== job 3038 ==
==> flow/design.v <==
`timescale 1ns / 1ps
module skin_detection(
    input clk,
    input n_rst,
    input [23:0] i_vid_data,
    input i_vid_hsync,
    input i_vid_vsync,
    input i_vid_VDE,
    input [3:0] sw,
    output reg [23:0] o_vid_data,
    output reg o_vid_hsync,
    output reg o_vid_vsync,
    output reg o_vid_VDE
);
    localparam [7:0] skin_y = 8'd80;
    localparam [7:0] skin_cb_min = 8'd70;  
    localparam [7:0] skin_cb_max = 8'd135;  
    localparam [7:0] skin_cr_min = 8'd120;  
    localparam [7:0] skin_cr_max = 8'd180;   
    reg signed [8:0] y, ytemp;
    reg signed [8:0] cb;
    reg signed [8:0] cr;
    reg signed [8:0] rtemp,gtemp,btemp, rtemp2, gtemp2, btemp2;
    localparam [7:0] r  = 8'd255;
    localparam [7:0] g = 8'd0;
    localparam [7:0] b = 8'd255;
    wire [7:0] red, green, blue;
    assign {red, blue, green} = i_vid_data;
    wire hsync = i_vid_hsync;
    wire vsync = i_vid_vsync;
    wire VDE = i_vid_VDE;
    always @(posedge clk) begin
        if(sw == 4'd1) begin
        ytemp <= 16+ (256*red+green*645+blue*98)/1000;
        cb <= (577*(btemp-ytemp))/1000+128;
        cr <= (713*(rtemp-ytemp))/1000+128;
        y <= ytemp;
        rtemp <= red;
        gtemp <= green;
        btemp <= blue;
        rtemp2 <= rtemp;
        gtemp2 <= gtemp;
        btemp2 <= btemp;
        if(y > skin_y && skin_cb_min < cb && skin_cb_max > cb && skin_cr_min < cr && skin_cr_max > cr) begin
            o_vid_data[23:16] <= rtemp2;
            o_vid_data[15:8] <= btemp2;
            o_vid_data[7:0] <= gtemp2;
        end else begin
            o_vid_data[23:16] <= r;
            o_vid_data[15:8] <= b;
            o_vid_data[7:0] <= g;
        end
        o_vid_hsync <=  hsync;
        o_vid_vsync <=  vsync;
        o_vid_VDE <=  VDE;
    end
    end
endmodule
`timescale 1ns / 1ps
module inversion(
    input clk,
    input n_rst,
    input [23:0] i_vid_data,
    input i_vid_hsync,
    input i_vid_vsync,
    input i_vid_VDE,
    input [3:0] sw,
    output reg [23:0] o_vid_data,
    output reg o_vid_hsync,
    output reg o_vid_vsync,
    output reg o_vid_VDE
);
    wire [7:0] red, green, blue;
    assign {red, green, blue} = i_vid_data;
 always @(posedge clk) begin
        if(sw == 4'd2) begin
            o_vid_data[23:16] <= 255-red;
            o_vid_data[15:8] <= 255-green;
            o_vid_data[7:0] <= 255-blue;
        end
        o_vid_hsync <= i_vid_hsync;
        o_vid_vsync <=  i_vid_vsync;
        o_vid_VDE <=  i_vid_VDE;
        end
endmodule
`timescale 1ns / 1ps
module position(
input clk,
    input n_rst,
    input [23:0] i_vid_data,
    input i_vid_hsync,
    input i_vid_vsync,
    input i_vid_VDE,
    input [3:0] sw,
    output reg [23:0] o_vid_data,
    output reg o_vid_hsync,
    output reg o_vid_vsync,
    output reg o_vid_VDE
);
    wire [7:0] red, green, blue;
    reg [16:0] vcount, hcount;
    reg [16:0] vcount_q, hcount_q;
    assign {red, blue, green} = i_vid_data;
    always @* begin
        hcount = hcount_q;
        vcount = vcount_q;
        if(!n_rst) begin
            hcount = 0;
            vcount = 0;
        end else
            if(i_vid_VDE) begin
        if(hcount_q>=16'd1919) begin
            hcount = 0;
            if(vcount_q>=16'd1079)
                vcount =0;
         else vcount = vcount_q +1;
    end else hcount = hcount_q +1;
    end
    end
    always @(posedge clk) begin
        hcount_q <= hcount;
        vcount_q <= vcount;
    end
    wire [7:0] grey = (3*red)/100 + (59*green)/100 + (11*blue)/100;
     always @(posedge clk) begin
           if(sw == 4'd3) begin
             if (hcount > 200 && hcount < 800) begin
                o_vid_data[23:16] <= grey;
                 o_vid_data[15:8] <= grey; 
                 o_vid_data[7:0] <= grey;         
           end
           else
             o_vid_data <= i_vid_data;
           end
           o_vid_hsync <= i_vid_hsync;
           o_vid_vsync <=  i_vid_vsync;
           o_vid_VDE <=  i_vid_VDE;
           end
endmodule
`timescale 1ns / 1ps
module colour_change #
(
    parameter DATA_WIDTH = 24  
)
(
    input  wire                   clk,
    input  wire                   n_rst,
    input  wire [DATA_WIDTH-1:0] i_vid_data,
    input  wire                  i_vid_hsync,
    input  wire                  i_vid_vsync,
    input  wire                  i_vid_VDE,
    output reg [DATA_WIDTH-1:0] o_vid_data,
    output reg                  o_vid_hsync,
    output reg                  o_vid_vsync,
    output reg                  o_vid_VDE,
    input wire [3:0] btn,
    input wire [3:0] sw,
    output wire [3:0] led 
);
 assign led = 4'd0;
 wire [23:0] out1, out2,out3;
   wire hsync, vsync, vde, hsync2, vsync2, vde2, hsync3, vsync3, vde3;
   always@* begin
       case(sw)
           4'd1:begin o_vid_data=out1;
           o_vid_hsync = hsync;
           o_vid_vsync = vsync;
           o_vid_VDE = vde;
           end
           4'd2: begin 
            o_vid_data=out2;
            o_vid_hsync = hsync2;
            o_vid_vsync = vsync2;
            o_vid_VDE = vde2;
           end
           4'd3: begin 
           o_vid_data=out3;
           o_vid_hsync = hsync3;
           o_vid_vsync = vsync3;
           o_vid_VDE = vde3;
          end
          default: begin
           o_vid_data=i_vid_data;
           o_vid_hsync = i_vid_hsync;
           o_vid_vsync = i_vid_vsync;
           o_vid_VDE = i_vid_VDE;
           end
       endcase
   end
   skin_detection skin(.clk(clk), .n_rst(n_rst), .i_vid_data(i_vid_data), .i_vid_hsync(i_vid_hsync), .i_vid_vsync(i_vid_vsync), .i_vid_VDE(i_vid_VDE), .o_vid_data(out1), .o_vid_hsync(hsync), .o_vid_vsync(vsync), .o_vid_VDE(vde), .sw(sw));
   inversion inverse(.clk(clk), .n_rst(n_rst), .i_vid_data(i_vid_data), .i_vid_hsync(i_vid_hsync), .i_vid_vsync(i_vid_vsync), .i_vid_VDE(i_vid_VDE), .o_vid_data(out2), .o_vid_hsync(hsync2), .o_vid_vsync(vsync2), .o_vid_VDE(vde2), .sw(sw));
   position pos(.clk(clk), .n_rst(n_rst), .i_vid_data(i_vid_data), .i_vid_hsync(i_vid_hsync), .i_vid_vsync(i_vid_vsync), .i_vid_VDE(i_vid_VDE), .o_vid_data(out3), .o_vid_hsync(hsync3), .o_vid_vsync(vsync3), .o_vid_VDE(vde3), .sw(sw));
endmodule
make LEC_CHECK=0 ABC_AREA=0 CAP_MARGIN=20 CELL_PAD_IN_SITES_DETAIL_PLACEMENT=2 CORE_ASPECT_RATIO=1.64 CORE_MARGIN=7 CORE_UTILIZATION=46 CTS_CLUSTER_DIAMETER=398 GPL_ROUTABILITY_DRIVEN=0 GPL_TIMING_DRIVEN=0 PLACE_DENSITY_LB_ADDON=0.29 SETUP_SLACK_MARGIN=2.19 SLEW_MARGIN=35 TNS_END_PERCENT=85 finish   # period 10.1 ns
run.sh (not shown) runs the stock make flow with config.mk's settings and CLKGATE_MAP_FILE=.
Job 3038 never completed; the flow aborted with a tool error in 4_1_cts.
Input changes introduced in job 802 (baseline for comparison: job 3038):
# job 3038
export LEC_CHECK = 0
export ABC_AREA = 0
export CAP_MARGIN = 20
export CELL_PAD_IN_SITES_DETAIL_PLACEMENT = 2
export CORE_ASPECT_RATIO = 1.64
export CORE_MARGIN = 7
export CORE_UTILIZATION = 46
export CTS_CLUSTER_DIAMETER = 398
export GPL_ROUTABILITY_DRIVEN = 0
export GPL_TIMING_DRIVEN = 0
export PLACE_DENSITY_LB_ADDON = 0.29
export SETUP_SLACK_MARGIN = 2.19
export SLEW_MARGIN = 35
export TNS_END_PERCENT = 85
create_clock -name core_clock -period 10.1 [get_ports {clk}]
# job 802
export LEC_CHECK = 0
export ABC_AREA = 1
export CAP_MARGIN = 20
export CORE_MARGIN = 2
export CORE_UTILIZATION = 72
export SLEW_MARGIN = 20
create_clock -name core_clock -period 22.0 [get_ports {clk}]
--- outcome ---
Job 802 completed every stage of the flow, and the final layout passed the timing, DRC and antenna checks. Summary: pre-CTS setup slack, job 802 better than job 3038. Job 3038 has lower initial core utilization than job 802. The simple-gate portion of the synthesized area in job 802 was higher than what job 3038 gave. Summary: with job 3038 as the reference, distinct cell type count of the synthesized netlist in job 802 moved down by more than a quarter. Between job 802 and job 3038, post-synth design cell area is higher for job 3038, job 802 comes in under that.
The following lists how job 4931 was set up differently from job 802:
# job 802
export LEC_CHECK = 0
export ABC_AREA = 1
export CAP_MARGIN = 20
export CORE_MARGIN = 2
export CORE_UTILIZATION = 72
export SLEW_MARGIN = 20
create_clock -name core_clock -period 22.0 [get_ports {clk}]
# job 4931
export LEC_CHECK = 0
export CAP_MARGIN = 20
export CORE_MARGIN = 2
export CORE_UTILIZATION = 19
export SLEW_MARGIN = 20
create_clock -name core_clock -period 22.0 [get_ports {clk}]
--- outcome ---
Compared with job 802, job 4931 shows a lower depth of the most critical reg-to-reg path. Job 4931 against job 802: detailed-router iteration count before antenna repair decreased by 1 relative to the old numbers; final instance area increased by 14% relative to the old numbers; post-layout worst setup margin decreased by 2.05 ns relative to the old numbers; non-clock inverter total of the final layout decreased by about 60% relative to the old numbers. Die size: job 4931 exceeds job 802.
diff inputs: job 4931 => job 5344
# job 4931
export LEC_CHECK = 0
export CAP_MARGIN = 20
export CORE_MARGIN = 2
export CORE_UTILIZATION = 19
export SLEW_MARGIN = 20
create_clock -name core_clock -period 22.0 [get_ports {clk}]
# job 5344
export LEC_CHECK = 0
export ABC_AREA = 1
export CAP_MARGIN = 20
export CORE_MARGIN = 2
export CORE_UTILIZATION = 72
export SLEW_MARGIN = 20
create_clock -name core_clock -period 13.4 [get_ports {clk}]
--- outcome ---
Comparing job 5344 and job 4931, the higher proportion of final cell area spent on non-clock buffers was measured on job 5344. Re fraction of met3 tracks used by global routing: job 5344 and job 4931 aren't equal, and the lower value belongs to job 4931. Between job 5344 and job 4931, it is job 5344 whose number of placed instances, taps included is lower, by 1096. In the flow results for job 5344 and job 4931, the sum of routed wire segments on met1 is larger on job 4931. Slew at the pin closest to its max-slew limit for job 5344 is higher than for job 4931. The critical-path cell with the highest stage delay comes out sky130_fd_sc_hd__fa_1 in one run and sky130_fd_sc_hd__clkdlybuf4s50_1 in the other, namely in job 5344 and job 4931 respectively. Worst-case setup margin in the final layout deteriorates in job 5344 relative to job 4931. Hold slack delta (job 5344 − job 4931): favourable. NOTE post-synthesis cell count from yosys job 4931->job 5344 increased by a few percent. Global-route usage, job 5344 and job 4931: larger value in job 5344. Against job 4931, job 5344 reports a yosys-reported design area after synthesis that is lower. For job 5344, the launch point of the critical path was i_vid_data[1], unlike job 4931, where it was i_vid_data[2].
Input-level comparison between job 250 and job 5344:
# job 5344
export LEC_CHECK = 0
export ABC_AREA = 1
export CAP_MARGIN = 20
export CORE_MARGIN = 2
export CORE_UTILIZATION = 72
export SLEW_MARGIN = 20
create_clock -name core_clock -period 13.4 [get_ports {clk}]
# job 250
export LEC_CHECK = 0
export ABC_AREA = 1
export CAP_MARGIN = 0
export CORE_MARGIN = 2
export CORE_UTILIZATION = 72
export SETUP_SLACK_MARGIN = -0.76
export SLEW_MARGIN = 20
create_clock -name core_clock -period 12.2 [get_ports {clk}]
### Flow results
- STATUS run=job 250 STAGES=ALL_DONE FINAL_CHECKS=FAILED CAUSE=setup timing
- Job 250 falls short of job 5344 in setup slack.
- Job 250 vs. job 5344: latest clock arrival within the worst-skew pair neither gained nor lost much, critical path depth rose 6, wire length moved up, number of fill cells went down 24%, non-clock buffer count has increased.
- Per the comparison of job 250 with job 5344, sequential share of layout area dropped 1.2 points, share of the clock period used by the worst path after layout grew by 20 points.
- Normalized max-slew margin: job 250 > job 5344
- Compared to job 5344, job 250 has multi-input gate share of the layout cell area 2.2 points lower.


// colour_change: RTL as listed in full above, without the edits since
==> flow/config.mk <==
export PLATFORM = sky130hd
export DESIGN_NAME = colour_change
export DESIGN_NICKNAME = colour_change
export VERILOG_FILES = /design/flow/design.v
export SDC_FILE = /design/flow/constraint.sdc
export NUM_CORES = 4
export LEC_CHECK = 0
export CAP_MARGIN = 20
export CORE_MARGIN = 2
export CORE_UTILIZATION = 37
export CTS_CLUSTER_DIAMETER = 384
export CTS_CLUSTER_SIZE = 99
export SLEW_MARGIN = 20
==> flow/constraint.sdc <==
create_clock -name core_clock -period 20.0 [get_ports {clk}]
set_input_delay 4.0000 -clock core_clock [delete_from_list [all_inputs] [get_ports {clk}]]
set_output_delay 4.0000 -clock core_clock [all_outputs]
set_load 0.01 [all_outputs]
The baseline went through all stages and came out clean.
Then changed:
ABC_AREA = 0   (was not set)
CORE_UTILIZATION = 64   (was 37)
CTS_CLUSTER_DIAMETER = 281   (was 384)
PLACE_DENSITY = 0.56   (was not set)
The new run completed with no timing, DRC or antenna violations.
Clock skew barely changes.
Clock-buffer cell count goes up by 3.
Cell count goes down by 10%.
Setup slack loses 120 ps.
Utilization goes up by 28 points.
Wire length goes down by 3.3%.
Then changed:
ABC_AREA = not set   (was 0)
CORE_UTILIZATION = 40   (was 64)
CTS_CLUSTER_DIAMETER = not set   (was 281)
CTS_CLUSTER_SIZE = not set   (was 99)
PLACE_DENSITY = not set   (was 0.56)
Outcome: The changed run completed without violations; worst setup slack improves by 570 ps; clock-buffer cell count goes down by 3; design area goes up by 1.7%; global-route usage goes down by 11 points; die area goes up by 59%.


Starts from the design.v that is shown in full above.
make LEC_CHECK=0 ABC_AREA=1 CAP_MARGIN=20 CORE_MARGIN=2 CORE_UTILIZATION=72 CTS_CLUSTER_DIAMETER=184 CTS_CLUSTER_SIZE=98 SLEW_MARGIN=20 TNS_END_PERCENT=5 finish   # period 13.4 ns
The baseline ran to the end with no violations.
==> next run, changes <==
CTS_CLUSTER_DIAMETER = default   (was 184)
CTS_CLUSTER_SIZE = default   (was 98)
PLACE_DENSITY_LB_ADDON = 0.2   (was default)
SETUP_SLACK_MARGIN = 3.3   (was default)
Now the flow ended with an error in global routing on GRT-0232.
Synthesized cell count does not change.
Area after synthesis is unchanged.
Die area does not change.
==> next run, changes <==
ABC_AREA = default   (was 1)
CORE_UTILIZATION = 40   (was 72)
PLACE_DENSITY_LB_ADDON = default   (was 0.2)
SETUP_SLACK_MARGIN = default   (was 3.3)
TNS_END_PERCENT = default   (was 5)
clock period = 18.1 ns   (was 13.4 ns; I/O delays follow)
This time the run went through all stages and came out clean.
Synthesized cell count came out lower by 4.0%.
Die area went up by 92%.
Synthesized area came out higher by 8.1%.
==> next run, changes <==
ABC_AREA = 1   (was default)
CORE_UTILIZATION = 72   (was 40)
CTS_CLUSTER_DIAMETER = 184   (was default)
CTS_CLUSTER_SIZE = 98   (was default)
clock period = 13.4 ns   (was 18.1 ns; I/O delays follow)
Effect: Synthesized cell count rises by a few percent. Final area fell by a few percent. Count of clock-buffer cells in the layout falls by 1.


RTL: the design.v shown in full above, as it stands there.
export LEC_CHECK = 0
export CAP_MARGIN = 20
export CORE_ASPECT_RATIO = 0.65
export CORE_MARGIN = 2
export CORE_UTILIZATION = 40
export GPL_TIMING_DRIVEN = 0
export SETUP_SLACK_MARGIN = 5.0
export SLEW_MARGIN = 25
create_clock -name core_clock -period 20.0 [get_ports {clk}]
Next try:
CAP_MARGIN = 5   (was 20)
CELL_PAD_IN_SITES_DETAIL_PLACEMENT = 2   (was not set)
CTS_CLUSTER_SIZE = 40   (was not set)
GPL_ROUTABILITY_DRIVEN = 1   (was not set)
GPL_TIMING_DRIVEN = 1   (was 0)
HOLD_SLACK_MARGIN = -0.09   (was not set)
TNS_END_PERCENT = 35   (was not set)
What happened: With this change the flow failed in global routing, error GRT-0232; die area stays the same; area after synthesis does not change; synthesized cell count stays the same.


// colour_change: RTL as listed in full above, without the edits since
make LEC_CHECK=0 ABC_AREA=0 CAP_MARGIN=25 CELL_PAD_IN_SITES_GLOBAL_PLACEMENT=0 CORE_MARGIN=2 CORE_UTILIZATION=68 CTS_CLUSTER_DIAMETER=205 CTS_CLUSTER_SIZE=35 PLACE_DENSITY_LB_ADDON=0.04 SETUP_SLACK_MARGIN=-1.03 SLEW_MARGIN=20 TNS_END_PERCENT=5 finish   # period 10.2 ns
The first run stopped in global routing on GRT-0116.
Next try:
==> flow/config.mk (replaced) <==
export PLATFORM = sky130hd
export DESIGN_NAME = colour_change
export DESIGN_NICKNAME = colour_change
export VERILOG_FILES = /design/flow/design.v
export SDC_FILE = /design/flow/constraint.sdc
export NUM_CORES = 4
export LEC_CHECK = 0
export CAP_MARGIN = 20
export CORE_MARGIN = 2
export CORE_UTILIZATION = 68
export SLEW_MARGIN = 20
==> flow/constraint.sdc (replaced) <==
create_clock -name core_clock -period 18.1 [get_ports {clk}]
set_input_delay 3.6200 -clock core_clock [delete_from_list [all_inputs] [get_ports {clk}]]
set_output_delay 3.6200 -clock core_clock [all_outputs]
set_load 0.01 [all_outputs]
Outcome: With this change the flow finished clean; synthesized area stays the same; die area does not change; synthesized cell count is unchanged.
Next try:
--- a/flow/config.mk
+++ b/flow/config.mk
@@ -9,3 +9,4 @@
 export CORE_MARGIN = 2
-export CORE_UTILIZATION = 68
+export CORE_UTILIZATION = 66
+export SETUP_SLACK_MARGIN = 3.89
 export SLEW_MARGIN = 20
==> flow/constraint.sdc (replaced) <==
create_clock -name core_clock -period 14.9 [get_ports {clk}]
set_input_delay 2.9800 -clock core_clock [delete_from_list [all_inputs] [get_ports {clk}]]
set_output_delay 2.9800 -clock core_clock [all_outputs]
set_load 0.01 [all_outputs]
Result: This time the run reached the layout checks and failed them: max-capacitance violations, max-slew violations, negative setup slack; first-iteration DRC count is higher to 2.8 times its value; global-route usage increases by 9.7 points; utilization rises by 18 points; cell area went up by 27%; clock skew is about the same; synthesized cell count stays the same.
Next try:
--- a/flow/config.mk
+++ b/flow/config.mk
@@ -9,4 +9,3 @@
 export CORE_MARGIN = 2
-export CORE_UTILIZATION = 66
-export SETUP_SLACK_MARGIN = 3.89
+export CORE_UTILIZATION = 65
 export SLEW_MARGIN = 20
==> flow/constraint.sdc (replaced) <==
create_clock -name core_clock -period 15.8 [get_ports {clk}]
set_input_delay 3.1600 -clock core_clock [delete_from_list [all_inputs] [get_ports {clk}]]
set_output_delay 3.1600 -clock core_clock [all_outputs]
set_load 0.01 [all_outputs]
This time the run finished with timing, DRC and antenna clean; sequential share of layout area went up by 3.1 points; area after synthesis stays the same; setup slack improves by 2.9 ns; routed wire length falls by well over a third.
